[config.mk]
export PLATFORM = sky130hd
export DESIGN_NAME = RegisterFile32Bits
export DESIGN_NICKNAME = RegisterFile32Bits
export VERILOG_FILES = /design/flow/design.v
export SDC_FILE = /design/flow/constraint.sdc
export NUM_CORES = 4
export LEC_CHECK = 0
export ABC_AREA = 0
export CAP_MARGIN = 15
export CELL_PAD_IN_SITES_GLOBAL_PLACEMENT = 1
export CORE_ASPECT_RATIO = 0.77
export CORE_MARGIN = 4
export CORE_UTILIZATION = 59
export CTS_CLUSTER_SIZE = 63
export MAX_ROUTING_LAYER = met5
export SETUP_SLACK_MARGIN = -0.25
export SLEW_MARGIN = 20
[constraint.sdc]
create_clock -name core_clock -period 4.25 [get_ports {clk}]
set_input_delay 0.8500 -clock core_clock [delete_from_list [all_inputs] [get_ports {clk}]]
set_output_delay 0.8500 -clock core_clock [all_outputs]
set_load 0.01 [all_outputs]
[design.v]
module Fiveto32Decoder(Select, Wenable, Load_Out);
input [4:0] Select;
input Wenable;
output reg [31:0] Load_Out;
always@(*)
if (Wenable == 1)
case(Select)
5'h0 : Load_Out = 32'h00000001;
5'h1 : Load_Out = 32'h00000002;
5'h2 : Load_Out = 32'h00000004;
5'h3 : Load_Out = 32'h00000008;
5'h4 : Load_Out = 32'h00000010;
5'h5 : Load_Out = 32'h00000020;
5'h6 : Load_Out = 32'h00000040;
5'h7 : Load_Out = 32'h00000080;
5'h8 : Load_Out = 32'h00000100;
5'h9 : Load_Out = 32'h00000200;
5'hA : Load_Out = 32'h00000400;
5'hB : Load_Out = 32'h00000800;
5'hC : Load_Out = 32'h000001000;
5'hD : Load_Out = 32'h000002000;
5'hE : Load_Out = 32'h000004000;
5'hF : Load_Out = 32'h000008000;
5'h10 : Load_Out = 32'h00010000;
5'h11 : Load_Out = 32'h00020000;
5'h12 : Load_Out = 32'h00040000;
5'h13 : Load_Out = 32'h00080000;
5'h14 : Load_Out = 32'h00100000;
5'h15 : Load_Out = 32'h00200000;
5'h16 : Load_Out = 32'h00400000;
5'h17 : Load_Out = 32'h00800000;
5'h18 : Load_Out = 32'h01000000;
5'h19 : Load_Out = 32'h02000000;
5'h1A : Load_Out = 32'h04000000;
5'h1B : Load_Out = 32'h08000000;
5'h1C : Load_Out = 32'h10000000;
5'h1D : Load_Out = 32'h20000000;
5'h1E : Load_Out = 32'h40000000;
5'h1F : Load_Out = 32'h80000000;
default: Load_Out = 32'h00000000;
endcase
else
Load_Out <= 0;
endmodule
module Register32bit (Din, Dout, Load, Reset, clk);
input [31:0] Din;
output reg [31:0] Dout;
input Load, Reset, clk;
always@(posedge clk or posedge Reset) begin
if (Reset == 1)
Dout = 0;
else if (Load == 1)
Dout <= Din;
else
Dout <= Dout;
end
endmodule
module Mux32to1 (Reg0,Reg1,Reg2,Reg3,Reg4,Reg5,Reg6,Reg7,Reg8,Reg9,Reg10,Reg11,Reg12,Reg13,Reg14,Reg15,Reg16,Reg17,Reg18,Reg19,Reg20,Reg21,Reg22,Reg23,Reg24,Reg25,Reg26,Reg27,Reg28,Reg29,Reg30,Reg31, Select, Regout);
input [31:0]Reg0, Reg1,Reg2,Reg3,Reg4,Reg5,Reg6,Reg7,Reg8,Reg9,Reg10,Reg11,Reg12,Reg13,Reg14,Reg15,Reg16;
input [31:0]Reg17,Reg18,Reg19,Reg20,Reg21,Reg22,Reg23,Reg24,Reg25,Reg26,Reg27,Reg28,Reg29,Reg30,Reg31;
input [4:0]Select;
output reg [31:0] Regout;
always@(*)
case(Select)
5'h0: Regout <= Reg0;
5'h1: Regout <= Reg1;
5'h2: Regout <= Reg2;
5'h3: Regout <= Reg3;
5'h4: Regout <= Reg4;
5'h5: Regout <= Reg5;
5'h6: Regout <= Reg6;
5'h7: Regout <= Reg7;
5'h8: Regout <= Reg8;
5'h9: Regout <= Reg9;
5'hA: Regout <= Reg10;
5'hB: Regout <= Reg11;
5'hC: Regout <= Reg12;
5'hD: Regout <= Reg13;
5'hE: Regout <= Reg14;
5'hF: Regout <= Reg15;
5'h10: Regout <= Reg16;
5'h11: Regout <= Reg17;
5'h12: Regout <= Reg18;
5'h13: Regout <= Reg19;
5'h14: Regout <= Reg20;
5'h15: Regout <= Reg21;
5'h16: Regout <= Reg22;
5'h17: Regout <= Reg23;
5'h18: Regout <= Reg24;
5'h19: Regout <= Reg25;
5'h1A: Regout <= Reg26;
5'h1B: Regout <= Reg27;
5'h1C: Regout <= Reg28;
5'h1D: Regout <= Reg29;
5'h1E: Regout <= Reg30;
5'h1F: Regout <= Reg31;
default Regout <= 32'b0;
endcase
endmodule
module RegisterFile32Bits(DataIn,DataA,DataB,RdAddress1,RdAddress2,WrtAddress,clk,Reset,Wenable);
input[31:0]DataIn;
input clk,Reset,Wenable;
input [4:0]RdAddress1,RdAddress2,WrtAddress;
output [31:0]DataA,DataB;
wire [31:0] Load;
wire [31:0] Dout0;
wire [31:0] Dout1;
wire [31:0] Dout2;
wire [31:0] Dout3;
wire [31:0] Dout4;
wire [31:0] Dout5;
wire [31:0] Dout6;
wire [31:0] Dout7;
wire [31:0] Dout8;
wire [31:0] Dout9;
wire [31:0] Dout10;
wire [31:0] Dout11;
wire [31:0] Dout12;
wire [31:0] Dout13;
wire [31:0] Dout14;
wire [31:0] Dout15;
wire [31:0] Dout16;
wire [31:0] Dout17;
wire [31:0] Dout18;
wire [31:0] Dout19;
wire [31:0] Dout20;
wire [31:0] Dout21;
wire [31:0] Dout22;
wire [31:0] Dout23;
wire [31:0] Dout24;
wire [31:0] Dout25;
wire [31:0] Dout26;
wire [31:0] Dout27;
wire [31:0] Dout28;
wire [31:0] Dout29;
wire [31:0] Dout30;
wire [31:0] Dout31;
Fiveto32Decoder u00 (WrtAddress,Wenable,Load);
Register32bit uu0 (DataIn, Dout0, Load[0], Reset, clk);
Register32bit uu1 (DataIn, Dout1, Load[1], Reset, clk);
Register32bit uu2 (DataIn, Dout2, Load[2], Reset, clk);
Register32bit uu3 (DataIn, Dout3, Load[3], Reset, clk);
Register32bit uu4 (DataIn, Dout4, Load[4], Reset, clk);
Register32bit uu5 (DataIn, Dout5, Load[5], Reset, clk);
Register32bit uu6 (DataIn, Dout6, Load[6], Reset, clk);
Register32bit uu7 (DataIn, Dout7, Load[7], Reset, clk);
Register32bit uu8 (DataIn, Dout8, Load[8], Reset, clk);
Register32bit uu9 (DataIn, Dout9, Load[9], Reset, clk);
Register32bit uu10 (DataIn, Dout10, Load[10], Reset, clk);
Register32bit uu11 (DataIn, Dout11, Load[11], Reset, clk);
Register32bit uu12 (DataIn, Dout12, Load[12], Reset, clk);
Register32bit uu13 (DataIn, Dout13, Load[13], Reset, clk);
Register32bit uu14 (DataIn, Dout14, Load[14], Reset, clk);
Register32bit uu15 (DataIn, Dout15, Load[15], Reset, clk);
Register32bit uu16 (DataIn, Dout16, Load[16], Reset, clk);
Register32bit uu17 (DataIn, Dout17, Load[17], Reset, clk);
Register32bit uu18 (DataIn, Dout18, Load[18], Reset, clk);
Register32bit uu19 (DataIn, Dout19, Load[19], Reset, clk);
Register32bit uu20 (DataIn, Dout20, Load[20], Reset, clk);
Register32bit uu21 (DataIn, Dout21, Load[21], Reset, clk);
Register32bit uu22 (DataIn, Dout22, Load[22], Reset, clk);
Register32bit uu23 (DataIn, Dout23, Load[23], Reset, clk);
Register32bit uu24 (DataIn, Dout24, Load[24], Reset, clk);
Register32bit uu25 (DataIn, Dout25, Load[25], Reset, clk);
Register32bit uu26 (DataIn, Dout26, Load[26], Reset, clk);
Register32bit uu27 (DataIn, Dout27, Load[27], Reset, clk);
Register32bit uu28 (DataIn, Dout28, Load[28], Reset, clk);
Register32bit uu29 (DataIn, Dout29, Load[29], Reset, clk);
Register32bit uu30 (DataIn, Dout30, Load[30], Reset, clk);
Register32bit uu31 (DataIn, Dout31, Load[31], Reset, clk);
Mux32to1 um1(Dout0,Dout1,Dout2,Dout3,Dout4,Dout5,Dout6,Dout7,Dout8,Dout9,Dout10,Dout11,Dout12,Dout13,Dout14,Dout15,Dout16,Dout17,Dout18,Dout19,Dout20,Dout21,Dout22,Dout23,Dout24,Dout25,Dout26,Dout27,Dout28,Dout29,Dout30,Dout31,RdAddress1, DataA);
Mux32to1 um2(Dout0,Dout1,Dout2,Dout3,Dout4,Dout5,Dout6,Dout7,Dout8,Dout9,Dout10,Dout11,Dout12,Dout13,Dout14,Dout15,Dout16,Dout17,Dout18,Dout19,Dout20,Dout21,Dout22,Dout23,Dout24,Dout25,Dout26,Dout27,Dout28,Dout29,Dout30,Dout31,RdAddress2, DataB);
endmodule 
[run.sh]
#!/bin/bash
# the make line also repeats each setting of config.mk as NAME=value (left out here)
make -C /OpenROAD-flow-scripts/flow DESIGN_CONFIG=/design/flow/config.mk WORK_HOME=/design/flow/orfs CLKGATE_MAP_FILE= finish
==> flow_summary.json, run 1 <==
{
  "result_of_the_run": "complete, but fails checks",
  "violatedChecks": "setup timing",
  "min-delay-start": "uu2.Dout[16]$_DFFE_PP0P_",
  "critical_path.startpoint_type": "input pin",
  "global_route.overflow_total": 0,
  "path_cells": "clkdlybuf4s50_1 > buf_12 > buf_4 > and3b_4 > and2_2 > buf_4 > a22oi_1 > o211ai_1 > o32a_1 > dlygate4sd2_1",
  "power.density_nw_per_um2": 432,
  "layout_min_cycle_time_ns": 4.50,
  "worstHoldPathCells": 1,
  "pwr.group.combinational_mw": 4.78,
  "power_mw": 28.1,
  "common_cells": "1,299 x sky130_fd_sc_hd__nand3_1, 1,028 x sky130_fd_sc_hd__mux2_2, 1,024 x sky130_fd_sc_hd__dfrtp_1",
  "vdd_drop_max_mv": 0.373,
  "first_pass_grt_wire_length_mm": 359,
  "yosys_cells": 5157,
  "vias_per_cell": 7.82,
  "crit_type": "in2out",
  "gp_congestion": 1.01,
  "report.final.hold_viol_count": 0,
  "timing.critical_path.fanout_max": 12,
  "port_buffers": 113,
  "cp_most_frequent_cell": "sky130_fd_sc_hd__buf_4",
  "crit_family": "buffers and inverters",
  "yosys_register_bits": 1024,
  "crit_path_start": "RdAddress1[1]",
  "synthCells": 5157,
  "main_area_contributors_after_synthesis": "sky130_fd_sc_hd__dfrtp_1 47%, sky130_fd_sc_hd__mux2_2 21%, sky130_fd_sc_hd__nand3_1 12%, sky130_fd_sc_hd__nand4_1 4.5%, sky130_fd_sc_hd__clkbuf_1 3.0%",
  "ctsRootBufferMaster": "sky130_fd_sc_hd__clkbuf_16",
  "report.final.slew_viol_count": 0,
  "worst_setup_path_end_kind": "primary output",
  "swShare_pct": 29.8,
  "place_ws_ns": -0.775,
  "layout.filler_cells": 6676,
  "io_pins": 114,
  "finClkSkew_ns": 0,
  "clk-power_mw": 9.85,
  "initialDrtViolationCount": 9129,
  "cts_sinks": 1024,
  "r2r_cells": 1,
  "switching_power_mw": 8.37,
  "dieHeight_um": 274,
  "comb_power_share_pct": 17.0,
  "worst-path-stages": 10,
  "grt_use_total_pct": 51.0,
  "design.final.nets": 5387,
  "synthTopLogicFamily": "multiplexers",
  "compound_area_share_pct": 5.76,
  "whs_ns": 0.528,
  "synthDistinctLibCells": 62,
  "crit-reg2reg-launch": "uu18.Dout[12]$_DFFE_PP0P_",
  "p_int_mw": 19.8,
  "worstSetupEndpoint": "DataA[13]",
  "first_global_vias": 50000,
  "powerSeq_mw": 13.5,
  "number_of_antenna_violations_at_the_first_check_in_global_routing": 10,
  "share_clk_of_total_power_pct": 35.0,
  "crit_required_ns": 3.40,
  "ff2ff_setup_slack_ns": 3.34,
  "routed_wirelength_mm": 252,
  "clock_tree_from_tritoncts": "built",
  "cap_violations": 0,
  "synth_top_cell_by_area": "sky130_fd_sc_hd__dfrtp_1",
  "clk_latency_ns": 0.71,
  "synthAdderAreaFrac_pct": 0,
  "synth_seq_share_pct": 47.3,
  "r2r_end": "uu18.Dout[12]$_DFFE_PP0P_",
  "area_growth_pct": 20.3,
  "timing.fmax_mhz": 222,
  "pin_count_of_the_biggest_net_entering_global_routing": 129,
  "power.leakage_nw": 28.5,
  "vias": 51800,
  "worst-endpoint-arrival_ns": 3.65,
  "yosys_warnings": 3,
  "tightest_slew_ns": 1.21,
  "worst-path-buf-inv": 5,
  "critical_path.slowest_cell": "sky130_fd_sc_hd__and2_2",
  "design.core.area_um2": 91000,
  "clock_tree.htree_level_count": 3,
  "synth.cell_area_um2": 54100,
  "tritoncts.num_buffers": 101,
  "area_leader_share_pct": 47.3,
  "post_detailed_route_wirelength_per_cell_um": 38.1,
  "die.size.x_um": 353,
  "yosysChipArea_um2": 54100,
  "slew_margin_rel_pct": 18.8,
  "area_fraction_in_mux_cells_pct": 21.8,
  "num_rows": 97,
  "drcViolationCount": 0,
  "timing.hold.worst.class": "reg2reg",
  "p_seq_share_pct": 48.0,
  "floorplan.initialDensity_pct": 59.5,
  "cp_slowest_stage_delay_ns": 0.56,
  "post_synth.cell_area_avg_um2": 10.5,
  "floorplan.die_area_um2": 96700,
  "ys_async_sr_fraction_pct": 100,
  "synth-xor-area-share_pct": 0,
  "setup_ws_final_ns": -0.246,
  "post_synthesis_share_of_cell_area_spent_on_and_or_nand_and_nor_gates_pct": 20.7,
  "final_worst_path_period_share_pct": 106,
  "enable_flop_cells": 0,
  "clockBufferDepth": 3,
  "drt.antenna.violating_nets": 0,
  "largestPowerGroup": "registers",
  "detailedRoute.firstPassIterationCount": 9,
  "tns_ns": -7.61,
  "post-dp-hpwl_mm": 157,
  "finalSetupViolCount": 57,
  "warning_count": 43,
  "yosys.cell_count.top_type": "sky130_fd_sc_hd__nand3_1",
  "min_to": "uu2.Dout[16]$_DFFE_PP0P_",
  "ys.flop_type": "sky130_fd_sc_hd__dfrtp_1",
  "clkTransAtPathRegs_ns": 0.06,
  "postSynthNetCount": 5207
}
==> layout make-up <==
cell class                 instances  area, µm²  area share (%)
timing repair buffer             675       7740            11.9
clock inverter                    44        647           0.993
tap                             1188       1490            2.28
clock buffer                     142       2900            4.44
sequential                      1024      25600            39.3
multi-input combinational       3528      26700            41.0
inverter                           7       30.0          0.0461
antenna                           12       30.0          0.0461
==> repair_timing <==
action	4_1_cts	5_1_grt
endpoints found under the setup margin	48	16
gates resized	73	12
pin swaps	8	7
setup buffers	7	1
hold buffers	0	0
==> layer usage <==
metal | vias to the layer above | global-route usage, % | part of all wire (%)
met5 | - | 0 | 0.070
met4 | 16 | 31.7 | 8.2
met3 | 1397 | 21.3 | 17
met2 | 4993 | 69.0 | 39
met1 | 25400 | 67.7 | 36
li1 | 20000 | - | -
==> through the flow <==
step	std cells	utilization (%)	area (µm²)
floorplan	5157	-	54100
global placement	6416	67.4	61400
detailed placement	6416	67.4	61400
CTS	6608	71.6	65100
global route	6611	71.5	65100
finish	6620	71.6	65100
==> run 2, diff against run 1 <==
- CORE_MARGIN: 4 -> 2
- CORE_UTILIZATION: 59 -> 64
- PLACE_DENSITY: unset -> 0.64
- SETUP_SLACK_MARGIN: -0.25 -> unset
- clock period: 4.25 -> 3.79 ns (I/O delays scaled with it)
==> run 2 against run 1 <==
  * Still fails the layout checks on setup timing
  * First-iteration DRC count is 11% higher
  * Clock-buffer cell count is 5 lower
  * Clock power is about 20% higher
  * Via count is 4.6% higher
  * Die area is 10% lower
==> flow_summary.json, run 2 <==
{
  "largestPowerGroup": "registers",
  "pin_count_of_the_biggest_net_entering_global_routing": 112,
  "cts_sinks": 1024,
  "vias": 54100,
  "powerSeq_mw": 15.1,
  "tritoncts.num_buffers": 100,
  "clk_latency_ns": 0.71,
  "synthCells": 5157,
  "drt.antenna.violating_nets": 0,
  "area_growth_pct": 24.4,
  "drcViolationCount": 0,
  "violatedChecks": "setup timing",
  "crit_type": "in2out",
  "worst-path-buf-inv": 6,
  "timing.critical_path.fanout_max": 10,
  "warning_count": 36,
  "area_fraction_in_mux_cells_pct": 21.8,
  "path_cells": "buf_2 > buf_6 > buf_4 > buf_6 > nor2_2 > buf_12 > a21oi_1 > o31a_1 > o211ai_1 > o32a_1 > buf_2",
  "final_worst_path_period_share_pct": 102,
  "post_synth.cell_area_avg_um2": 10.5,
  "comb_power_share_pct": 17.5,
  "yosys_cells": 5157,
  "post_detailed_route_wirelength_per_cell_um": 39.0,
  "compound_area_share_pct": 5.76,
  "crit_family": "buffers and inverters",
  "crit-reg2reg-launch": "uu14.Dout[15]$_DFFE_PP0P_",
  "pwr.group.combinational_mw": 5.67,
  "ys_async_sr_fraction_pct": 100,
  "synth_seq_share_pct": 47.3,
  "global_route.overflow_total": 0,
  "yosys.cell_count.top_type": "sky130_fd_sc_hd__nand3_1",
  "port_buffers": 113,
  "enable_flop_cells": 0,
  "cap_violations": 0,
  "tightest_slew_ns": 1.18,
  "report.final.hold_viol_count": 0,
  "clk-power_mw": 11.5,
  "dieHeight_um": 259,
  "ff2ff_setup_slack_ns": 2.92,
  "layout.cells.non_filler": 6636,
  "synth_top_cell_by_area": "sky130_fd_sc_hd__dfrtp_1",
  "postSynthNetCount": 5207,
  "power.density_nw_per_um2": 480,
  "finalSetupViolCount": 12,
  "layout.filler_cells": 5207,
  "cp_slowest_stage_delay_ns": 0.52,
  "whs_ns": 0.463,
  "post-dp-hpwl_mm": 152,
  "critical_path.startpoint_type": "input pin",
  "first_pass_grt_wire_length_mm": 369,
  "postLayoutCoreUtil_pct": 80.5,
  "result_of_the_run": "complete, but fails checks",
  "cts_hold_buffers": 0,
  "clock_tree.htree_level_count": 3,
  "crit_required_ns": 3.03,
  "main_area_contributors_after_synthesis": "sky130_fd_sc_hd__dfrtp_1 47%, sky130_fd_sc_hd__mux2_2 21%, sky130_fd_sc_hd__nand3_1 12%, sky130_fd_sc_hd__nand4_1 4.5%, sky130_fd_sc_hd__clkbuf_1 3.0%",
  "layout_min_cycle_time_ns": 3.86,
  "power_mw": 32.3,
  "die.size.x_um": 335,
  "yosysChipArea_um2": 54100,
  "p_seq_share_pct": 46.8,
  "finClkSkew_ns": 0,
  "synthDistinctLibCells": 62,
  "synth.cell_area_um2": 54100,
  "setup_ws_final_ns": -0.0733,
  "switching_power_mw": 9.55,
  "timing.fmax_mhz": 259,
  "clock_tree_from_tritoncts": "built",
  "timing.hold.worst.class": "in2async",
  "gp_congestion": 1.01,
  "synth-xor-area-share_pct": 0,
  "synthTopLogicFamily": "multiplexers",
  "yosys_warnings": 3,
  "design.core.area_um2": 83700,
  "routed_wirelength_mm": 259,
  "power.leakage_nw": 29.5,
  "design.final.nets": 5488,
  "floorplan.initialDensity_pct": 64.7,
  "crit_path_start": "RdAddress1[0]",
  "post_synthesis_share_of_cell_area_spent_on_and_or_nand_and_nor_gates_pct": 20.7,
  "initialDrtViolationCount": 10100,
  "area_leader_share_pct": 47.3,
  "rsz0062_at_grt": "yes",
  "clockBufferDepth": 3,
  "worst-endpoint-arrival_ns": 3.11,
  "worstSetupEndpoint": "DataA[13]",
  "num_rows": 93,
  "floorplan.die_area_um2": 86900,
  "grt_use_total_pct": 58.8,
  "vias_per_cell": 8.16,
  "vdd_drop_max_mv": 0.431,
  "yosys_register_bits": 1024,
  "worst_setup_path_end_kind": "primary output",
  "ys.flop_type": "sky130_fd_sc_hd__dfrtp_1",
  "detailedRoute.firstPassIterationCount": 12,
  "first_global_vias": 52500,
  "report.final.slew_viol_count": 0,
  "p_int_mw": 22.8,
  "worst-path-stages": 11,
  "common_cells": "1,299 x sky130_fd_sc_hd__nand3_1, 1,028 x sky130_fd_sc_hd__mux2_2, 1,024 x sky130_fd_sc_hd__dfrtp_1",
  "synthAdderAreaFrac_pct": 0,
  "dp.cells": 6353,
  "io_pins": 114,
  "swShare_pct": 29.5,
  "slew_margin_rel_pct": 21.0,
  "r2r_cells": 1,
  "ctsRootBufferMaster": "sky130_fd_sc_hd__clkbuf_16",
  "share_clk_of_total_power_pct": 35.6,
  "critical_path.slowest_cell": "sky130_fd_sc_hd__nor2_2",
  "number_of_antenna_violations_at_the_first_check_in_global_routing": 18,
  "r2r_end": "uu14.Dout[15]$_DFFE_PP0P_",
  "clkTransAtPathRegs_ns": 0.06
}
-- run 2: layout make-up --
cell class | count | area [µm²] | area share [%]
tap | 1092 | 1370 | 2.03
clock inverter | 46 | 806 | 1.20
sequential | 1024 | 25600 | 38.1
clock buffer | 137 | 2930 | 4.35
multi-input combinational | 3529 | 27100 | 40.3
timing repair buffer | 776 | 9410 | 14.0
antenna | 25 | 62.6 | 0.0929
inverter | 7 | 30.0 | 0.0446
-- run 2: metrics by stage --
| step | setup TNS, ns | instance area [µm²] | setup slack, ns |
|---|---|---|---|
| after floorplan | - | 54100 | -11.08 |
| after global placement | -32.33 | 61700 | -0.766 |
| after detailed placement | -34.05 | 61700 | -0.795 |
| after CTS | 0 | 67200 | 0.00297 |
| after global routing | -0.0214 | 67300 | -0.00824 |
| final | -0.277 | 67300 | -0.0733 |
-- run 2: what timing repair did --
item	CTS	global route
gates cloned	23	0
pin swaps	94	40
gates resized	359	60
buffers inserted	51	2
endpoints found under the setup margin	64	40
-- run 2: per-layer routing --
metal	wire length [µm]	part of all wire (%)	track usage, %
met1	86900	34	73.8
met4	25400	9.8	43.9
met2	96900	37	75.2
met3	49000	19	31.9
met5	415	0.16	1.47
==> run 3, diff against run 2 <==
- ABC_AREA: 0 -> unset
- CAP_MARGIN: 15 -> 20
- CELL_PAD_IN_SITES_GLOBAL_PLACEMENT: 1 -> unset
- CORE_ASPECT_RATIO: 0.77 -> unset
- CORE_UTILIZATION: 64 -> 71
- CTS_CLUSTER_DIAMETER: unset -> 45
- CTS_CLUSTER_SIZE: 63 -> 22
- HOLD_SLACK_MARGIN: unset -> 0.29
- MAX_ROUTING_LAYER: met5 -> unset
- PLACE_DENSITY: 0.64 -> unset
- PLACE_DENSITY_LB_ADDON: unset -> 0.06
- SETUP_SLACK_MARGIN: unset -> 0.93
- clock period: 3.79 -> 3.81 ns (I/O delays scaled with it)
==> run 3 against run 2 <==
  * The flow now stops in global routing
  * Die area fell by 9.8%
  * Area after synthesis did not move
  * Synthesized cell count did not move
==> flow_summary.json, run 3 <==
{
  "place_ws_ns": -0.892,
  "dieHeight_um": 280,
  "postSynthNetCount": 5207,
  "yosys.cell_count.top_type": "sky130_fd_sc_hd__nand3_1",
  "area_fraction_in_mux_cells_pct": 21.8,
  "design.core.area_um2": 75700,
  "clock_tree.htree_level_count": 3,
  "failed_stage": "global routing",
  "enable_flop_cells": 0,
  "ctsRootBufferMaster": "sky130_fd_sc_hd__clkbuf_16",
  "cts_sinks": 1024,
  "ys_async_sr_fraction_pct": 100,
  "floorplan.initialDensity_pct": 71.5,
  "yosys_warnings": 3,
  "compound_area_share_pct": 5.76,
  "synth_seq_share_pct": 47.3,
  "ys.flop_type": "sky130_fd_sc_hd__dfrtp_1",
  "floorplan.die_area_um2": 78500,
  "common_cells": "1,299 x sky130_fd_sc_hd__nand3_1, 1,028 x sky130_fd_sc_hd__mux2_2, 1,024 x sky130_fd_sc_hd__dfrtp_1",
  "post_synthesis_share_of_cell_area_spent_on_and_or_nand_and_nor_gates_pct": 20.7,
  "dp.cells": 6220,
  "synthAdderAreaFrac_pct": 0,
  "yosys_cells": 5157,
  "die.size.x_um": 280,
  "io_pins": 114,
  "yosys_register_bits": 1024,
  "synthCells": 5157,
  "main_area_contributors_after_synthesis": "sky130_fd_sc_hd__dfrtp_1 47%, sky130_fd_sc_hd__mux2_2 21%, sky130_fd_sc_hd__nand3_1 12%, sky130_fd_sc_hd__nand4_1 4.5%, sky130_fd_sc_hd__clkbuf_1 3.0%",
  "area_leader_share_pct": 47.3,
  "clockBufferDepth": 3,
  "num_rows": 101,
  "result_of_the_run": "did not finish",
  "synthTopLogicFamily": "multiplexers",
  "tritoncts.num_buffers": 117,
  "global_route.overflow_total": 374,
  "post_synth.cell_area_avg_um2": 10.5,
  "synth-xor-area-share_pct": 0,
  "port_buffers": 113,
  "synthDistinctLibCells": 62,
  "synth.cell_area_um2": 54100,
  "yosysChipArea_um2": 54100,
  "gp_congestion": 1.06,
  "grt_use_total_pct": 89.3,
  "error_line": "[ERROR GRT-0232] Routing congestion too high. Check the congestion heatmap in the GUI.",
  "post-dp-hpwl_mm": 149,
  "synth_top_cell_by_area": "sky130_fd_sc_hd__dfrtp_1"
}
## run 3: per-stage QoR
| step | TNS (ns) | hold slack, ns | area, µm² | utilization, % |
|---|---|---|---|---|
| 2_1_floorplan | - | 0.480 | 54400 | - |
| 3_3_place_gp | -32.28 | 0.496 | 60900 | 80.5 |
| 3_5_place_dp | -33.42 | 0.514 | 60900 | 80.5 |
| 4_1_cts | 0 | 0.530 | 68900 | 91.1 |
## run 3: metal layers
metal | overflow | global-route usage, %
met1 | 41 | 89.3
met2 | 150 | 97.0
met3 | 34 | 82.7
met4 | 138 | 88.1
met5 | 11 | 66.9
## run 3: timing repair
item / in CTS
resized: 645
setup buffers: 124
endpoints found under the setup margin: 64
hold buffers: 0
cloned: 47
pin swaps: 165
==> run 4, diff against run 3 <==
- CORE_UTILIZATION: 71 -> 64
- CTS_CLUSTER_DIAMETER: 45 -> unset
- CTS_CLUSTER_SIZE: 22 -> unset
- HOLD_SLACK_MARGIN: 0.29 -> unset
- PLACE_DENSITY_LB_ADDON: 0.06 -> unset
- SETUP_SLACK_MARGIN: 0.93 -> unset
- clock period: 3.81 -> 4.7 ns (I/O delays scaled with it)
==> run 4 against run 3 <==
  * Synthesized cell count unchanged
  * Now fails the layout checks on setup timing
  * Die area up 11%
  * Area after synthesis unchanged
==> flow_summary.json, run 4 <==
{
  "result_of_the_run": "complete, but fails checks",
  "violatedChecks": "setup timing",
  "postSynthNetCount": 5207,
  "drcViolationCount": 0,
  "synthDistinctLibCells": 62,
  "post_synthesis_share_of_cell_area_spent_on_and_or_nand_and_nor_gates_pct": 20.7,
  "grt_use_total_pct": 55.9,
  "tightest_slew_ns": 1.17,
  "tns_ns": -0.0840,
  "worst-path-buf-inv": 5,
  "number_of_antenna_violations_at_the_first_check_in_global_routing": 10,
  "yosys.cell_count.top_type": "sky130_fd_sc_hd__nand3_1",
  "min-delay-start": "uu7.Dout[27]$_DFFE_PP0P_",
  "p_int_mw": 18.2,
  "design.core.area_um2": 83700,
  "drt.antenna.violating_nets": 0,
  "cp_slowest_stage_delay_ns": 0.62,
  "enable_flop_cells": 0,
  "synthCells": 5157,
  "tritoncts.num_buffers": 106,
  "synth_seq_share_pct": 47.3,
  "first_global_vias": 49900,
  "timing.fmax_mhz": 211,
  "setup_ws_final_ns": -0.0398,
  "timing.hold.worst.class": "reg2reg",
  "power_mw": 25.7,
  "pwr.group.combinational_mw": 4.26,
  "ys.flop_type": "sky130_fd_sc_hd__dfrtp_1",
  "worst_setup_path_end_kind": "primary output",
  "clockBufferDepth": 3,
  "yosysChipArea_um2": 54100,
  "ctsRootBufferMaster": "sky130_fd_sc_hd__clkbuf_16",
  "crit-reg2reg-launch": "uu8.Dout[23]$_DFFE_PP0P_",
  "common_cells": "1,299 x sky130_fd_sc_hd__nand3_1, 1,028 x sky130_fd_sc_hd__mux2_2, 1,024 x sky130_fd_sc_hd__dfrtp_1",
  "switching_power_mw": 7.58,
  "io_pins": 114,
  "layout_min_cycle_time_ns": 4.74,
  "power.leakage_nw": 28.0,
  "synthTopLogicFamily": "multiplexers",
  "dieHeight_um": 295,
  "crit_family": "buffers and inverters",
  "cts_sinks": 1024,
  "ff2ff_setup_slack_ns": 3.76,
  "crit_required_ns": 3.76,
  "report.final.slew_viol_count": 0,
  "clock_tree.htree_level_count": 3,
  "synthAdderAreaFrac_pct": 0,
  "initialDrtViolationCount": 9744,
  "floorplan.initialDensity_pct": 64.7,
  "whs_ns": 0.520,
  "num_rows": 106,
  "clk_latency_ns": 0.70,
  "yosys_register_bits": 1024,
  "area_fraction_in_mux_cells_pct": 21.8,
  "first_pass_grt_wire_length_mm": 349,
  "largestPowerGroup": "registers",
  "p_seq_share_pct": 47.4,
  "pin_count_of_the_biggest_net_entering_global_routing": 143,
  "layout.cells.non_filler": 6487,
  "synth-xor-area-share_pct": 0,
  "report.final.hold_viol_count": 0,
  "port_buffers": 113,
  "post-dp-hpwl_mm": 144,
  "yosys_cells": 5157,
  "area_leader_share_pct": 47.3,
  "worst-path-stages": 10,
  "finClkSkew_ns": 0,
  "final_worst_path_period_share_pct": 101,
  "vias_per_cell": 8.01,
  "clkTransAtPathRegs_ns": 0.06,
  "power.density_nw_per_um2": 401,
  "critical_path.slowest_cell": "sky130_fd_sc_hd__clkdlybuf4s50_1",
  "post_detailed_route_wirelength_per_cell_um": 38.0,
  "global_route.overflow_total": 0,
  "synth_top_cell_by_area": "sky130_fd_sc_hd__dfrtp_1",
  "dp.cells": 6250,
  "gp_congestion": 1.00,
  "compound_area_share_pct": 5.76,
  "share_clk_of_total_power_pct": 36.0,
  "r2r_end": "uu8.Dout[23]$_DFFE_PP0P_",
  "die.size.x_um": 295,
  "comb_power_share_pct": 16.6,
  "worstHoldPathCells": 1,
  "critical_path.startpoint_type": "input pin",
  "worst-endpoint-arrival_ns": 3.80,
  "main_area_contributors_after_synthesis": "sky130_fd_sc_hd__dfrtp_1 47%, sky130_fd_sc_hd__mux2_2 21%, sky130_fd_sc_hd__nand3_1 12%, sky130_fd_sc_hd__nand4_1 4.5%, sky130_fd_sc_hd__clkbuf_1 3.0%",
  "post_synth.cell_area_avg_um2": 10.5,
  "cap_violations": 0,
  "min_to": "uu7.Dout[27]$_DFFE_PP0P_",
  "clk-power_mw": 9.28,
  "floorplan.die_area_um2": 86900,
  "warning_count": 39,
  "swShare_pct": 29.5,
  "powerSeq_mw": 12.2,
  "timing.critical_path.fanout_max": 18,
  "ys_async_sr_fraction_pct": 100,
  "vdd_drop_max_mv": 0.522,
  "worstSetupEndpoint": "DataB[26]",
  "crit_type": "in2out",
  "routed_wirelength_mm": 246,
  "postLayoutCoreUtil_pct": 76.7,
  "vias": 51900,
  "rsz0062_at_grt": "yes",
  "design.final.nets": 5304,
  "cts_hold_buffers": 0,
  "crit_path_start": "RdAddress2[1]",
  "path_cells": "clkdlybuf4s50_1 > buf_12 > nor3b_4 > buf_12 > buf_4 > nand3_1 > nand4_1 > nor4_1 > a21oi_1 > clkdlybuf4s50_1",
  "clock_tree_from_tritoncts": "built",
  "r2r_cells": 1,
  "area_growth_pct": 18.6,
  "slew_margin_rel_pct": 21.7,
  "detailedRoute.firstPassIterationCount": 11,
  "yosys_warnings": 3,
  "finalSetupViolCount": 3,
  "synth.cell_area_um2": 54100
}
-- run 4: what timing repair did --
action	4_1_cts	5_1_grt
buffers inserted	9	11
gates resized	73	27
cloned	3	5
pin swaps	7	8
endpoints found under the setup margin	38	31
-- run 4: cell type report --
class	instances	area [µm²]
multi-input cells	3528	26700
flip-flops and latches	1024	25600
fillers	5623	19500
repair buffers	587	6660
clock buffers	147	3050
well taps	1134	1420
clock inverters	47	732
inverters	7	37.5
diodes	13	32.5
-- run 4: metal layers --
metal	global-route usage (%)	vias up	wire, µm
li1	-	19700	-
met1	71.5	25100	83200
met2	74.6	5370	95200
met3	25.5	1727	44700
met4	39.2	8	23100
met5	0.510	-	89
-- run 4: through the flow --
| stage | worst slack [ns] | area, µm² |
|---|---|---|
| 2_1_floorplan | -10.35 | 54100 |
| 3_3_place_gp | -0.491 | 59700 |
| 3_5_place_dp | -0.364 | 59700 |
| 4_1_cts | 0.00169 | 63800 |
| 5_1_grt | -0.0254 | 64200 |
| 6_report | -0.0398 | 64200 |
==> run 5, diff against run 4 <==
- CORE_UTILIZATION: 64 -> 70
- CTS_CLUSTER_DIAMETER: unset -> 363
- CTS_CLUSTER_SIZE: unset -> 20
- HOLD_SLACK_MARGIN: unset -> -0.1
- MAX_ROUTING_LAYER: unset -> met4
- clock period: 4.7 -> 3.78 ns (I/O delays scaled with it)
==> run 5 against run 4 <==
  * The layout still fails its checks (setup timing)
  * Setup slack lost 0.19 ns
  * Non-clock buffer count up 129
  * Via count rose by 3.8%
  * Total power grew 5.9%
  * Cell count fell by 1.5%
  * Flip-flop count did not move
  * Synthesized cell count unchanged
  * Largest power group unchanged
  * Register-to-register slack got worse by 0.90 ns
  * Clock skew unchanged
  * Global-route usage up 7.5 points
  * Clock-buffer cell count down 89
==> flow_summary.json, run 5 <==
{
  "result_of_the_run": "complete, but fails checks",
  "violatedChecks": "setup timing",
  "routed_wirelength_mm": 248,
  "ctsRootBufferMaster": "sky130_fd_sc_hd__clkbuf_16",
  "tritoncts.num_buffers": 57,
  "area_fraction_in_mux_cells_pct": 21.8,
  "num_rows": 101,
  "layout.cells.non_filler": 6389,
  "worst-path-buf-inv": 6,
  "design.final.nets": 5386,
  "area_leader_share_pct": 47.3,
  "warning_count": 44,
  "post-dp-hpwl_mm": 148,
  "powerSeq_mw": 15.2,
  "dpl_cell_area_um2": 60800,
  "design.core.area_um2": 76200,
  "layout_min_cycle_time_ns": 4.01,
  "worst_setup_path_end_kind": "primary output",
  "cts_sinks": 1024,
  "yosys.cell_count.top_type": "sky130_fd_sc_hd__nand3_1",
  "tns_ns": -1.02,
  "clk-power_mw": 6.52,
  "timing.hold.worst.class": "reg2reg",
  "cp_slowest_stage_delay_ns": 0.46,
  "worst-path-stages": 11,
  "yosys_cells": 5157,
  "min_to": "uu10.Dout[27]$_DFFE_PP0P_",
  "timing.fmax_mhz": 249,
  "met2_usage_pct": 80.2,
  "first_pass_grt_wire_length_mm": 354,
  "crit_required_ns": 3.02,
  "clk_latency_ns": 0.70,
  "clock_tree.htree_level_count": 2,
  "worst-endpoint-arrival_ns": 3.25,
  "global_routing_s_busiest_layer": "met2",
  "setup_ws_final_ns": -0.229,
  "cap_violations": 0,
  "drcViolationCount": 0,
  "port_buffers": 113,
  "finalSetupViolCount": 23,
  "synth.cell_area_um2": 54100,
  "power.density_nw_per_um2": 427,
  "synth_seq_share_pct": 47.3,
  "cts_hold_buffers": 0,
  "finClkSkew_ns": 0,
  "vdd_drop_max_mv": 0.428,
  "synthCells": 5157,
  "vias_per_cell": 8.44,
  "pin_count_of_the_biggest_net_entering_global_routing": 119,
  "ff2ff_setup_slack_ns": 2.86,
  "synth_top_cell_by_area": "sky130_fd_sc_hd__dfrtp_1",
  "p_seq_share_pct": 55.7,
  "die.size.x_um": 282,
  "area_growth_pct": 17.9,
  "gp_congestion": 1.06,
  "tightest_slew_ns": 1.16,
  "layout.filler_cells": 4393,
  "min-delay-start": "uu10.Dout[27]$_DFFE_PP0P_",
  "switching_power_mw": 8.64,
  "yosysChipArea_um2": 54100,
  "critical_path.slowest_cell": "sky130_fd_sc_hd__clkdlybuf4s50_1",
  "crit_type": "in2out",
  "clkTransAtPathRegs_ns": 0.09,
  "path_cells": "dlygate4sd2_1 > buf_12 > and3b_4 > buf_4 > buf_4 > nand3_1 > nand4_1 > nor4_1 > a21oi_2 > buf_4 > clkdlybuf4s50_1",
  "dp.cells": 6238,
  "grt_use_met1_pct": 73.9,
  "worstSetupEndpoint": "DataB[30]",
  "dieHeight_um": 282,
  "slew_margin_rel_pct": 22.3,
  "enable_flop_cells": 0,
  "common_cells": "1,299 x sky130_fd_sc_hd__nand3_1, 1,028 x sky130_fd_sc_hd__mux2_2, 1,024 x sky130_fd_sc_hd__dfrtp_1",
  "timing.critical_path.fanout_max": 14,
  "synthAdderAreaFrac_pct": 0,
  "floorplan.die_area_um2": 79600,
  "report.final.slew_viol_count": 0,
  "compound_area_share_pct": 5.76,
  "synthDistinctLibCells": 62,
  "largestPowerGroup": "registers",
  "global_route.overflow_total": 0,
  "report.final.hold_viol_count": 0,
  "yosys_warnings": 3,
  "clock_tree_from_tritoncts": "built",
  "cp_most_frequent_cell": "sky130_fd_sc_hd__buf_4",
  "post_synthesis_share_of_cell_area_spent_on_and_or_nand_and_nor_gates_pct": 20.7,
  "main_area_contributors_after_synthesis": "sky130_fd_sc_hd__dfrtp_1 47%, sky130_fd_sc_hd__mux2_2 21%, sky130_fd_sc_hd__nand3_1 12%, sky130_fd_sc_hd__nand4_1 4.5%, sky130_fd_sc_hd__clkbuf_1 3.0%",
  "critical_path.startpoint_type": "input pin",
  "crit_path_start": "RdAddress2[1]",
  "clockBufferDepth": 3,
  "swShare_pct": 31.7,
  "final_area_um2": 63800,
  "drt.antenna.violating_nets": 0,
  "final_worst_path_period_share_pct": 106,
  "comb_power_share_pct": 20.4,
  "number_of_antenna_violations_at_the_first_check_in_global_routing": 14,
  "power.leakage_nw": 27.8,
  "power_mw": 27.3,
  "detailedRoute.firstPassIterationCount": 22,
  "post_synth.cell_area_avg_um2": 10.5,
  "io_pins": 114,
  "r2r_end": "uu27.Dout[20]$_DFFE_PP0P_",
  "synth-xor-area-share_pct": 0,
  "pwr.group.combinational_mw": 5.55,
  "yosys_register_bits": 1024,
  "crit_family": "buffers and inverters",
  "ys.flop_type": "sky130_fd_sc_hd__dfrtp_1",
  "worstHoldPathCells": 1,
  "initialDrtViolationCount": 11900,
  "vias": 53900,
  "crit-reg2reg-launch": "uu27.Dout[20]$_DFFE_PP0P_",
  "ys_async_sr_fraction_pct": 100,
  "p_int_mw": 18.6,
  "synthTopLogicFamily": "multiplexers",
  "share_clk_of_total_power_pct": 23.9,
  "grt_use_total_pct": 63.4,
  "r2r_cells": 1,
  "post_detailed_route_wirelength_per_cell_um": 38.8,
  "floorplan.initialDensity_pct": 71.0,
  "place_ws_ns": -0.875,
  "first_global_vias": 52500,
  "rsz0062_at_grt": "yes",
  "grtUsageMet3_pct": 33.7,
  "postSynthNetCount": 5207
}
run 5: cell type report:
cell class | instances | area, µm² | share of cell area [%]
multi-input combinational | 3530 | 26900 | 42.2
sequential | 1024 | 25600 | 40.2
timing repair buffer | 716 | 8380 | 13.1
clock buffer | 58 | 1450 | 2.27
tap | 1030 | 1290 | 2.02
antenna | 22 | 55.1 | 0.0863
clock inverter | 2 | 32.5 | 0.0510
inverter | 7 | 30.0 | 0.0471
run 5: metrics by stage:
stage               util, %  hold WS (ns)
floorplan                 -         0.480
global placement       79.7         0.492
detailed placement     79.7         0.511
CTS                    83.2         0.532
global route           83.7         0.548
finish                 83.7         0.535
run 5: what timing repair did:
| item | 4_1_cts | 5_1_grt |
|---|---|---|
| pin swaps | 45 | 31 |
| resized | 276 | 62 |
| gates cloned | 14 | 5 |
| setup buffers | 38 | 14 |
| setup endpoints to repair | 64 | 42 |
run 5: routing by layer:
| layer | vias to the layer above | wire [µm] |
|---|---|---|
| met1 | 25300 | 76500 |
| met3 | 2633 | 48700 |
| met2 | 6105 | 93500 |
| met5 | - | 0 |
| met4 | 0 | 29300 |
| li1 | 19800 | - |
==> run 6, diff against run 5 <==
- CELL_PAD_IN_SITES_GLOBAL_PLACEMENT: unset -> 1
- CORE_ASPECT_RATIO: unset -> 1.89
- CORE_UTILIZATION: 70 -> 71
- CTS_CLUSTER_DIAMETER: 363 -> 257
- CTS_CLUSTER_SIZE: 20 -> unset
- GPL_ROUTABILITY_DRIVEN: unset -> 1
- HOLD_SLACK_MARGIN: -0.1 -> unset
- MAX_ROUTING_LAYER: met4 -> unset
- MIN_ROUTING_LAYER: unset -> met2
- PLACE_DENSITY_LB_ADDON: unset -> 0.26
- SLEW_MARGIN: 20 -> 30
- TNS_END_PERCENT: unset -> 60
- clock period: 3.78 -> 11.9 ns (I/O delays scaled with it)
==> run 6 against run 5 <==
  * The flow now stops in global routing
  * Die area decreased by 1.2%
  * Synthesized cell count unchanged
  * Area after synthesis unchanged
==> flow_summary.json, run 6 <==
{
  "enable_flop_cells": 0,
  "main_area_contributors_after_synthesis": "sky130_fd_sc_hd__dfrtp_1 47%, sky130_fd_sc_hd__mux2_2 21%, sky130_fd_sc_hd__nand3_1 12%, sky130_fd_sc_hd__nand4_1 4.5%, sky130_fd_sc_hd__clkbuf_1 3.0%",
  "common_cells": "1,299 x sky130_fd_sc_hd__nand3_1, 1,028 x sky130_fd_sc_hd__mux2_2, 1,024 x sky130_fd_sc_hd__dfrtp_1",
  "compound_area_share_pct": 5.76,
  "synthTopLogicFamily": "multiplexers",
  "cts_sinks": 1024,
  "ys.flop_type": "sky130_fd_sc_hd__dfrtp_1",
  "yosys_warnings": 3,
  "error_line": "[ERROR GRT-0116] Global routing finished with congestion. Check the congestion regions in the DRC Viewer.",
  "ys_async_sr_fraction_pct": 100,
  "floorplan.initialDensity_pct": 71.6,
  "place_ws_ns": 2.83,
  "die.size.x_um": 205,
  "yosysChipArea_um2": 54100,
  "dp.cells": 5786,
  "synth_seq_share_pct": 47.3,
  "post_synth.cell_area_avg_um2": 10.5,
  "design.core.area_um2": 75700,
  "synthCells": 5157,
  "num_rows": 139,
  "failed_stage": "global routing",
  "cts_setup_buffers": 0,
  "floorplan.die_area_um2": 78600,
  "dieHeight_um": 384,
  "postSynthNetCount": 5207,
  "io_pins": 114,
  "post-dp-hpwl_mm": 127,
  "synth.cell_area_um2": 54100,
  "ctsRootBufferMaster": "sky130_fd_sc_hd__clkbuf_16",
  "post_synthesis_share_of_cell_area_spent_on_and_or_nand_and_nor_gates_pct": 20.7,
  "cts_resized": 0,
  "grt_use_total_pct": 89.9,
  "synth-xor-area-share_pct": 0,
  "tritoncts.num_buffers": 90,
  "yosys_cells": 5157,
  "synthAdderAreaFrac_pct": 0,
  "synth_top_cell_by_area": "sky130_fd_sc_hd__dfrtp_1",
  "area_fraction_in_mux_cells_pct": 21.8,
  "yosys_register_bits": 1024,
  "global_route.overflow_total": 298,
  "synthDistinctLibCells": 62,
  "port_buffers": 113,
  "clockBufferDepth": 3,
  "gp_congestion": 1.17,
  "area_leader_share_pct": 47.3,
  "clock_tree.htree_level_count": 3,
  "yosys.cell_count.top_type": "sky130_fd_sc_hd__nand3_1",
  "result_of_the_run": "did not finish",
  "cts_hold_buffers": 0
}
-- run 6: through the flow --
stage	power, mW	hold slack (ns)	instance area, µm²
CTS	9.33	0.522	58500
detailed placement	6.32	0.503	55500
global placement	6.24	0.498	55500
floorplan	5.65	0.480	54100
-- run 6: routing by layer --
metal	track usage [%]	GRT overflow
met5	81.3	36
met2	92.1	53
met3	95.1	151
met1	-	-
met4	78.9	58
==> run 7, diff against run 6 <==
- ABC_AREA: unset -> 0
- CAP_MARGIN: 20 -> 15
- CELL_PAD_IN_SITES_DETAIL_PLACEMENT: unset -> 1
- CELL_PAD_IN_SITES_GLOBAL_PLACEMENT: 1 -> 0
- CORE_ASPECT_RATIO: 1.89 -> 0.77
- CORE_MARGIN: 2 -> 7
- CORE_UTILIZATION: 71 -> 69
- CTS_CLUSTER_DIAMETER: 257 -> unset
- CTS_CLUSTER_SIZE: unset -> 25
- GPL_ROUTABILITY_DRIVEN: 1 -> 0
- GPL_TIMING_DRIVEN: unset -> 0
- MAX_ROUTING_LAYER: unset -> met4
- MIN_ROUTING_LAYER: met2 -> unset
- PLACE_DENSITY_LB_ADDON: 0.26 -> 0.03
- SETUP_SLACK_MARGIN: unset -> 1.71
- SLEW_MARGIN: 30 -> 40
- TNS_END_PERCENT: 60 -> 10
- clock period: 11.9 -> 8.38 ns (I/O delays scaled with it)
==> run 7 against run 6 <==
  * The flow stops in detailed placement
  * Area after synthesis is the same
  * Die area grew 10%
  * Synthesized cell count is the same
==> flow_summary.json, run 7 <==
{
  "enable_flop_cells": 0,
  "error_line": "[ERROR DPL-0033] detailed placement checks failed during check placement.",
  "design.core.area_um2": 77200,
  "area_leader_share_pct": 47.3,
  "yosys_warnings": 3,
  "ys_async_sr_fraction_pct": 100,
  "area_fraction_in_mux_cells_pct": 21.8,
  "yosysChipArea_um2": 54100,
  "post_synthesis_share_of_cell_area_spent_on_and_or_nand_and_nor_gates_pct": 20.7,
  "postSynthNetCount": 5207,
  "synthAdderAreaFrac_pct": 0,
  "ys.flop_type": "sky130_fd_sc_hd__dfrtp_1",
  "yosys_register_bits": 1024,
  "floorplan.initialDensity_pct": 70.1,
  "synth_seq_share_pct": 47.3,
  "synth-xor-area-share_pct": 0,
  "die.size.x_um": 333,
  "floorplan.die_area_um2": 86600,
  "result_of_the_run": "did not finish",
  "dieHeight_um": 260,
  "num_rows": 89,
  "synthCells": 5157,
  "yosys.cell_count.top_type": "sky130_fd_sc_hd__nand3_1",
  "failed_stage": "detailed placement",
  "common_cells": "1,299 x sky130_fd_sc_hd__nand3_1, 1,028 x sky130_fd_sc_hd__mux2_2, 1,024 x sky130_fd_sc_hd__dfrtp_1",
  "main_area_contributors_after_synthesis": "sky130_fd_sc_hd__dfrtp_1 47%, sky130_fd_sc_hd__mux2_2 21%, sky130_fd_sc_hd__nand3_1 12%, sky130_fd_sc_hd__nand4_1 4.5%, sky130_fd_sc_hd__clkbuf_1 3.0%",
  "port_buffers": 110,
  "io_pins": 114,
  "compound_area_share_pct": 5.76,
  "synth_top_cell_by_area": "sky130_fd_sc_hd__dfrtp_1",
  "synth.cell_area_um2": 54100,
  "synthDistinctLibCells": 62,
  "post_synth.cell_area_avg_um2": 10.5,
  "synthTopLogicFamily": "multiplexers",
  "yosys_cells": 5157
}
==> run 7: through the flow <==
| stage | cell area, µm² | instances |
|---|---|---|
| floorplan | 54100 | 5157 |
| global placement | 56500 | 6313 |
==> run 8, diff against run 7 <==
- ABC_AREA: 0 -> unset
- CAP_MARGIN: 15 -> 20
- CELL_PAD_IN_SITES_DETAIL_PLACEMENT: 1 -> unset
- CELL_PAD_IN_SITES_GLOBAL_PLACEMENT: 0 -> unset
- CORE_ASPECT_RATIO: 0.77 -> unset
- CORE_MARGIN: 7 -> 2
- CORE_UTILIZATION: 69 -> 65
- CTS_CLUSTER_DIAMETER: unset -> 231
- CTS_CLUSTER_SIZE: 25 -> unset
- GPL_ROUTABILITY_DRIVEN: 0 -> unset
- GPL_TIMING_DRIVEN: 0 -> unset
- MAX_ROUTING_LAYER: met4 -> unset
- PLACE_DENSITY_LB_ADDON: 0.03 -> unset
- SETUP_SLACK_MARGIN: 1.71 -> unset
- SLEW_MARGIN: 40 -> 20
- TNS_END_PERCENT: 10 -> unset
- clock period: 8.38 -> 4.79 ns (I/O delays scaled with it)
==> run 8 against run 7 <==
  * Now fails the layout checks on setup timing
  * Area after synthesis unchanged
  * Die area is 1.1% lower
  * Synthesized cell count stayed put
==> flow_summary.json, run 8 <==
{
  "area_leader_share_pct": 47.3,
  "post-dp-hpwl_mm": 142,
  "floorplan.die_area_um2": 85600,
  "violatedChecks": "setup timing",
  "share_clk_of_total_power_pct": 35.2,
  "synthAdderAreaFrac_pct": 0,
  "synthCells": 5157,
  "post_synthesis_share_of_cell_area_spent_on_and_or_nand_and_nor_gates_pct": 20.7,
  "cap_violations": 0,
  "critical_path.startpoint_type": "input pin",
  "cts_sinks": 1024,
  "compound_area_share_pct": 5.76,
  "yosys_warnings": 3,
  "cp_slowest_stage_delay_ns": 0.61,
  "power.leakage_nw": 27.8,
  "enable_flop_cells": 0,
  "first_pass_grt_wire_length_mm": 350,
  "crit_type": "in2out",
  "design.core.area_um2": 82200,
  "warning_count": 38,
  "place_ws_ns": -0.351,
  "report.final.slew_viol_count": 0,
  "worst_setup_path_end_kind": "primary output",
  "r2r_end": "uu24.Dout[0]$_DFFE_PP0P_",
  "crit_path_start": "RdAddress2[1]",
  "dp.cells": 6156,
  "initialDrtViolationCount": 9328,
  "critical_path.slowest_cell": "sky130_fd_sc_hd__clkdlybuf4s50_1",
  "p_seq_share_pct": 48.0,
  "synth_seq_share_pct": 47.3,
  "layout.cells.non_filler": 6384,
  "postLayoutCoreUtil_pct": 77.4,
  "drt.antenna.violating_nets": 0,
  "path_cells": "clkdlybuf4s50_1 > buf_12 > buf_4 > and3b_4 > buf_4 > clkbuf_16 > nand3_1 > nand4_1 > nor4_1 > a21oi_1 > clkdlybuf4s50_1",
  "pin_count_of_the_biggest_net_entering_global_routing": 125,
  "clkTransAtPathRegs_ns": 0.06,
  "setup_ws_final_ns": -0.0338,
  "comb_power_share_pct": 16.9,
  "ff2ff_setup_slack_ns": 3.88,
  "switching_power_mw": 7.38,
  "drcViolationCount": 0,
  "final_worst_path_period_share_pct": 101,
  "clk_latency_ns": 0.70,
  "tns_ns": -0.0662,
  "die.size.x_um": 293,
  "routed_wirelength_mm": 247,
  "finClkSkew_ns": 0,
  "ctsRootBufferMaster": "sky130_fd_sc_hd__clkbuf_16",
  "clk-power_mw": 8.77,
  "postSynthNetCount": 5207,
  "post_detailed_route_wirelength_per_cell_um": 38.7,
  "synthTopLogicFamily": "multiplexers",
  "layout.filler_cells": 5477,
  "pwr.group.combinational_mw": 4.21,
  "worst-endpoint-arrival_ns": 3.87,
  "worstSetupEndpoint": "DataB[11]",
  "finalSetupViolCount": 4,
  "io_pins": 114,
  "vdd_drop_max_mv": 0.402,
  "tritoncts.num_buffers": 107,
  "vias": 52200,
  "min-delay-start": "uu2.Dout[8]$_DFFE_PP0P_",
  "powerSeq_mw": 12.0,
  "yosysChipArea_um2": 54100,
  "report.final.hold_viol_count": 0,
  "area_growth_pct": 17.6,
  "grt_use_total_pct": 56.5,
  "p_int_mw": 17.6,
  "floorplan.initialDensity_pct": 65.8,
  "worst-path-stages": 11,
  "num_rows": 105,
  "min_to": "uu2.Dout[8]$_DFFE_PP0P_",
  "synth.cell_area_um2": 54100,
  "detailedRoute.firstPassIterationCount": 10,
  "layout_min_cycle_time_ns": 4.82,
  "ys.flop_type": "sky130_fd_sc_hd__dfrtp_1",
  "post_synth.cell_area_avg_um2": 10.5,
  "slew_margin_rel_pct": 19.6,
  "area_fraction_in_mux_cells_pct": 21.8,
  "synthDistinctLibCells": 62,
  "ys_async_sr_fraction_pct": 100,
  "result_of_the_run": "complete, but fails checks",
  "global_route.overflow_total": 0,
  "synth-xor-area-share_pct": 0,
  "worst-path-buf-inv": 6,
  "swShare_pct": 29.6,
  "vias_per_cell": 8.18,
  "power.density_nw_per_um2": 392,
  "clock_tree_from_tritoncts": "built",
  "yosys_cells": 5157,
  "synth_top_cell_by_area": "sky130_fd_sc_hd__dfrtp_1",
  "number_of_antenna_violations_at_the_first_check_in_global_routing": 9,
  "clock_tree.htree_level_count": 3,
  "gp_congestion": 1.01,
  "largestPowerGroup": "registers",
  "port_buffers": 113,
  "crit_family": "buffers and inverters",
  "timing.critical_path.fanout_max": 23,
  "worstHoldPathCells": 1,
  "tightest_slew_ns": 1.21,
  "common_cells": "1,299 x sky130_fd_sc_hd__nand3_1, 1,028 x sky130_fd_sc_hd__mux2_2, 1,024 x sky130_fd_sc_hd__dfrtp_1",
  "first_global_vias": 50300,
  "yosys.cell_count.top_type": "sky130_fd_sc_hd__nand3_1",
  "clockBufferDepth": 3,
  "cts_hold_buffers": 0,
  "timing.fmax_mhz": 207,
  "crit-reg2reg-launch": "uu24.Dout[0]$_DFFE_PP0P_",
  "design.final.nets": 5262,
  "main_area_contributors_after_synthesis": "sky130_fd_sc_hd__dfrtp_1 47%, sky130_fd_sc_hd__mux2_2 21%, sky130_fd_sc_hd__nand3_1 12%, sky130_fd_sc_hd__nand4_1 4.5%, sky130_fd_sc_hd__clkbuf_1 3.0%",
  "dieHeight_um": 293,
  "yosys_register_bits": 1024,
  "crit_required_ns": 3.83,
  "timing.hold.worst.class": "reg2reg",
  "r2r_cells": 1
}
[run 8: layout make-up]
class	count	area, µm²	share of cell area [%]
Multi-Input combinational cell	3528	26700	41.9
Sequential cell	1024	25600	40.3
Timing Repair Buffer	544	6320	9.93
Clock buffer	159	3200	5.03
Tap cell	1070	1340	2.10
Clock inverter	34	429	0.674
Antenna cell	18	45.0	0.0708
Inverter	7	30.0	0.0472
[run 8: through the flow]
step	hold slack, ns	cell area, µm²	power [mW]
2_1_floorplan	0.480	54100	14.0
3_3_place_gp	0.499	59400	15.8
3_5_place_dp	0.511	59400	16.0
4_1_cts	0.524	63200	24.6
5_1_grt	0.541	63600	25.5
6_report	0.525	63700	24.9
[run 8: metal layers]
layer / up-vias / wire (µm) / GRT usage [%]
li1: 19700 / - / -
met1: 25300 / 82400 / 71.0
met2: 5393 / 95300 / 75.9
met3: 1877 / 44300 / 26.6
met4: 6 / 24800 / 40.7
met5: - / 169 / 1.19
[run 8: timing repair]
| item | 4_1_cts | 5_1_grt |
|---|---|---|
| endpoints found under the setup margin | 34 | 41 |
| setup buffers | 2 | 8 |
| pin swaps | 5 | 5 |
| cloned | 0 | 6 |
| resized | 32 | 64 |
==> run 9, diff against run 8 <==
- ABC_AREA: unset -> 0
- CELL_PAD_IN_SITES_DETAIL_PLACEMENT: unset -> 2
- CORE_ASPECT_RATIO: unset -> 0.85
- CORE_MARGIN: 2 -> 6
- CORE_UTILIZATION: 65 -> 40
- CTS_CLUSTER_DIAMETER: 231 -> unset
- GPL_ROUTABILITY_DRIVEN: unset -> 0
- GPL_TIMING_DRIVEN: unset -> 0
- SETUP_SLACK_MARGIN: unset -> 0.94
- SLEW_MARGIN: 20 -> 30
- TNS_END_PERCENT: unset -> 80
- clock period: 4.79 -> 4.98 ns (I/O delays scaled with it)
==> run 9 against run 8 <==
  * The run now fails in global routing
  * Area after synthesis unchanged
  * Synthesized cell count unchanged
  * Die area rose by 69%
==> flow_summary.json, run 9 <==
{
  "post-dp-hpwl_mm": 297,
  "compound_area_share_pct": 5.76,
  "yosys_warnings": 3,
  "dpl_cell_area_um2": 59400,
  "floorplan.initialDensity_pct": 40.6,
  "postSynthNetCount": 5207,
  "global_route.overflow_total": 1290,
  "post_synthesis_share_of_cell_area_spent_on_and_or_nand_and_nor_gates_pct": 20.7,
  "floorplan.die_area_um2": 144000,
  "clock_tree.htree_level_count": 3,
  "synth.cell_area_um2": 54100,
  "post_synth.cell_area_avg_um2": 10.5,
  "ys_async_sr_fraction_pct": 100,
  "area_leader_share_pct": 47.3,
  "synthAdderAreaFrac_pct": 0,
  "design.core.area_um2": 133000,
  "main_area_contributors_after_synthesis": "sky130_fd_sc_hd__dfrtp_1 47%, sky130_fd_sc_hd__mux2_2 21%, sky130_fd_sc_hd__nand3_1 12%, sky130_fd_sc_hd__nand4_1 4.5%, sky130_fd_sc_hd__clkbuf_1 3.0%",
  "failed_stage": "global routing",
  "yosys_cells": 5157,
  "synthCells": 5157,
  "result_of_the_run": "did not finish",
  "yosysChipArea_um2": 54100,
  "port_buffers": 110,
  "synthDistinctLibCells": 62,
  "synth-xor-area-share_pct": 0,
  "cts_sinks": 1024,
  "common_cells": "1,299 x sky130_fd_sc_hd__nand3_1, 1,028 x sky130_fd_sc_hd__mux2_2, 1,024 x sky130_fd_sc_hd__dfrtp_1",
  "die.size.x_um": 411,
  "error_line": "[ERROR GRT-0116] Global routing finished with congestion. Check the congestion regions in the DRC Viewer.",
  "ys.flop_type": "sky130_fd_sc_hd__dfrtp_1",
  "synthTopLogicFamily": "multiplexers",
  "enable_flop_cells": 0,
  "place_ws_ns": -1.75,
  "grt_use_total_pct": 85.3,
  "num_rows": 123,
  "yosys.cell_count.top_type": "sky130_fd_sc_hd__nand3_1",
  "synth_seq_share_pct": 47.3,
  "io_pins": 114,
  "tritoncts.num_buffers": 110,
  "yosys_register_bits": 1024,
  "dieHeight_um": 351,
  "ctsRootBufferMaster": "sky130_fd_sc_hd__clkbuf_16",
  "dp.cells": 7092,
  "synth_top_cell_by_area": "sky130_fd_sc_hd__dfrtp_1",
  "area_fraction_in_mux_cells_pct": 21.8,
  "clockBufferDepth": 3
}
-- run 9: metrics by stage --
stage	total power [mW]	setup TNS (ns)	util, %
after floorplan	13.5	-	-
after global placement	15.7	-	43.1
after detailed placement	16.6	-85.27	44.6
after CTS	26.5	0	50.5
-- run 9: metal layers --
metal  GRT overflow  global-route usage (%)
met1            198                    84.4
met2            492                    91.1
met3            201                    83.4
met4            370                    81.7
met5             29                    72.1
-- run 9: repair_timing --
item | 4_1_cts
hold buffers | 0
cloned | 6
pin swaps | 60
gates resized | 1095
setup buffers | 51
setup endpoints to repair | 64
==> run 10, diff against run 9 <==
- ABC_AREA: 0 -> unset
- CELL_PAD_IN_SITES_DETAIL_PLACEMENT: 2 -> unset
- CORE_ASPECT_RATIO: 0.85 -> unset
- CORE_MARGIN: 6 -> 2
- CORE_UTILIZATION: 40 -> 58
- GPL_ROUTABILITY_DRIVEN: 0 -> unset
- GPL_TIMING_DRIVEN: 0 -> unset
- SETUP_SLACK_MARGIN: 0.94 -> unset
- SLEW_MARGIN: 30 -> 20
- TNS_END_PERCENT: 80 -> unset
- clock period: 4.98 -> 3.78 ns (I/O delays scaled with it)
==> run 10 against run 9 <==
  * The layout now fails its checks (setup timing)
  * Die area shrank 34%
  * Synthesized cell count is the same
  * Area after synthesis is the same
==> flow_summary.json, run 10 <==
{
  "pin_count_of_the_biggest_net_entering_global_routing": 151,
  "clock_tree.htree_level_count": 3,
  "grtUsageMet3_pct": 21.6,
  "floorplan.initialDensity_pct": 58.3,
  "pwr.group.combinational_mw": 5.67,
  "met2_usage_pct": 73.3,
  "timing.critical_path.fanout_max": 13,
  "number_of_antenna_violations_at_the_first_check_in_global_routing": 12,
  "dieHeight_um": 310,
  "crit_path_start": "RdAddress2[2]",
  "design.final.nets": 5541,
  "ys.flop_type": "sky130_fd_sc_hd__dfrtp_1",
  "ff2ff_setup_slack_ns": 2.85,
  "layout_min_cycle_time_ns": 3.83,
  "comb_power_share_pct": 17.5,
  "port_buffers": 113,
  "clk-power_mw": 11.4,
  "post_synthesis_share_of_cell_area_spent_on_and_or_nand_and_nor_gates_pct": 20.7,
  "vias": 53100,
  "switching_power_mw": 9.65,
  "worstHoldPathCells": 1,
  "floorplan.die_area_um2": 95800,
  "detailedRoute.firstPassIterationCount": 13,
  "finClkSkew_ns": 0,
  "critical_path.slowest_cell": "sky130_fd_sc_hd__dlygate4sd2_1",
  "post_synth.cell_area_avg_um2": 10.5,
  "synth-xor-area-share_pct": 0,
  "finalSetupViolCount": 11,
  "synth.cell_area_um2": 54100,
  "initialDrtViolationCount": 8902,
  "num_rows": 112,
  "first_pass_grt_wire_length_mm": 367,
  "common_cells": "1,299 x sky130_fd_sc_hd__nand3_1, 1,028 x sky130_fd_sc_hd__mux2_2, 1,024 x sky130_fd_sc_hd__dfrtp_1",
  "rsz0062_at_grt": "yes",
  "clk_latency_ns": 0.72,
  "report.final.slew_viol_count": 0,
  "cts_hold_buffers": 0,
  "crit_required_ns": 3.02,
  "yosysChipArea_um2": 54100,
  "result_of_the_run": "complete, but fails checks",
  "setup_ws_final_ns": -0.0474,
  "synth_top_cell_by_area": "sky130_fd_sc_hd__dfrtp_1",
  "compound_area_share_pct": 5.76,
  "area_fraction_in_mux_cells_pct": 21.8,
  "report.final.hold_viol_count": 0,
  "crit_family": "buffers and inverters",
  "dpl_cell_area_um2": 62100,
  "enable_flop_cells": 0,
  "yosys_cells": 5157,
  "ctsRootBufferMaster": "sky130_fd_sc_hd__clkbuf_16",
  "p_seq_share_pct": 47.1,
  "main_area_contributors_after_synthesis": "sky130_fd_sc_hd__dfrtp_1 47%, sky130_fd_sc_hd__mux2_2 21%, sky130_fd_sc_hd__nand3_1 12%, sky130_fd_sc_hd__nand4_1 4.5%, sky130_fd_sc_hd__clkbuf_1 3.0%",
  "path_cells": "buf_2 > buf_4 > and3_4 > buf_4 > buf_4 > nand3_1 > nand4_1 > nor4_2 > a21oi_1 > dlygate4sd2_1",
  "power_mw": 32.3,
  "violatedChecks": "setup timing",
  "grt_use_met1_pct": 68.9,
  "tns_ns": -0.257,
  "critical_path.startpoint_type": "input pin",
  "io_pins": 114,
  "cap_violations": 0,
  "yosys.cell_count.top_type": "sky130_fd_sc_hd__nand3_1",
  "largestPowerGroup": "registers",
  "post_detailed_route_wirelength_per_cell_um": 38.0,
  "worst_setup_path_end_kind": "primary output",
  "clockBufferDepth": 3,
  "synthDistinctLibCells": 62,
  "place_ws_ns": -0.804,
  "layout.cells.non_filler": 6843,
  "design.core.area_um2": 92900,
  "postSynthNetCount": 5207,
  "tritoncts.num_buffers": 108,
  "min_to": "uu26.Dout[31]$_DFFE_PP0P_",
  "r2r_end": "uu18.Dout[2]$_DFFE_PP0P_",
  "drcViolationCount": 0,
  "synthCells": 5157,
  "clock_tree_from_tritoncts": "built",
  "area_leader_share_pct": 47.3,
  "global_routing_s_busiest_layer": "met2",
  "vias_per_cell": 7.76,
  "synthAdderAreaFrac_pct": 0,
  "die.size.x_um": 310,
  "routed_wirelength_mm": 260,
  "slew_margin_rel_pct": 13.8,
  "crit_type": "in2out",
  "global_route.overflow_total": 0,
  "clkTransAtPathRegs_ns": 0.06,
  "cp_slowest_stage_delay_ns": 0.36,
  "drt.antenna.violating_nets": 0,
  "final_worst_path_period_share_pct": 101,
  "grt_use_total_pct": 53.7,
  "synthTopLogicFamily": "multiplexers",
  "ys_async_sr_fraction_pct": 100,
  "vdd_drop_max_mv": 0.456,
  "worst-path-buf-inv": 5,
  "warning_count": 40,
  "worstSetupEndpoint": "DataB[27]",
  "cts_sinks": 1024,
  "p_int_mw": 22.7,
  "tightest_slew_ns": 1.29,
  "yosys_warnings": 3,
  "timing.hold.worst.class": "reg2reg",
  "crit-reg2reg-launch": "uu18.Dout[2]$_DFFE_PP0P_",
  "first_global_vias": 50700,
  "synth_seq_share_pct": 47.3,
  "gp_congestion": 1.00,
  "swShare_pct": 29.9,
  "powerSeq_mw": 15.2,
  "power.leakage_nw": 29.8,
  "worst-endpoint-arrival_ns": 3.07,
  "cp_most_frequent_cell": "sky130_fd_sc_hd__buf_4",
  "timing.fmax_mhz": 261,
  "yosys_register_bits": 1024,
  "min-delay-start": "uu26.Dout[31]$_DFFE_PP0P_",
  "r2r_cells": 1,
  "worst-path-stages": 10,
  "area_growth_pct": 25.4,
  "share_clk_of_total_power_pct": 35.4,
  "post-dp-hpwl_mm": 157,
  "final_area_um2": 67900,
  "dp.cells": 6538,
  "power.density_nw_per_um2": 476
}
run 10: final cells by class:
class,count,area (µm²)
Fill cell,6657,25000
Timing Repair Buffer,819,9730
Clock inverter,46,632
Sequential cell,1024,25600
Antenna cell,9,22.5
Multi-Input combinational cell,3531,27200
Clock buffer,153,3100
Inverter,7,30.0
Tap cell,1254,1570
run 10: timing repair:
action	in CTS	in global routing
buffers inserted	64	7
endpoints found under the hold margin	0	0
pin swaps	78	34
setup endpoints to repair	64	41
gates resized	340	44
gates cloned	30	0
run 10: routing by layer:
layer / vias up / part of all wire [%] / wire (µm)
met5: - / 0.045 / 117
met4: 14 / 9.6 / 24900
met3: 1694 / 16 / 41700
met2: 5287 / 39 / 102000
met1: 25900 / 35 / 90900
li1: 20200 / - / -
run 10: through the flow:
stage,hold slack [ns],utilization (%)
floorplan,0.480,-
global placement,0.497,66.8
detailed placement,0.509,66.8
CTS,0.522,73.0
global route,0.542,73.0
finish,0.525,73.1
No activity file was given, so power comes from the tool's default toggle rates.
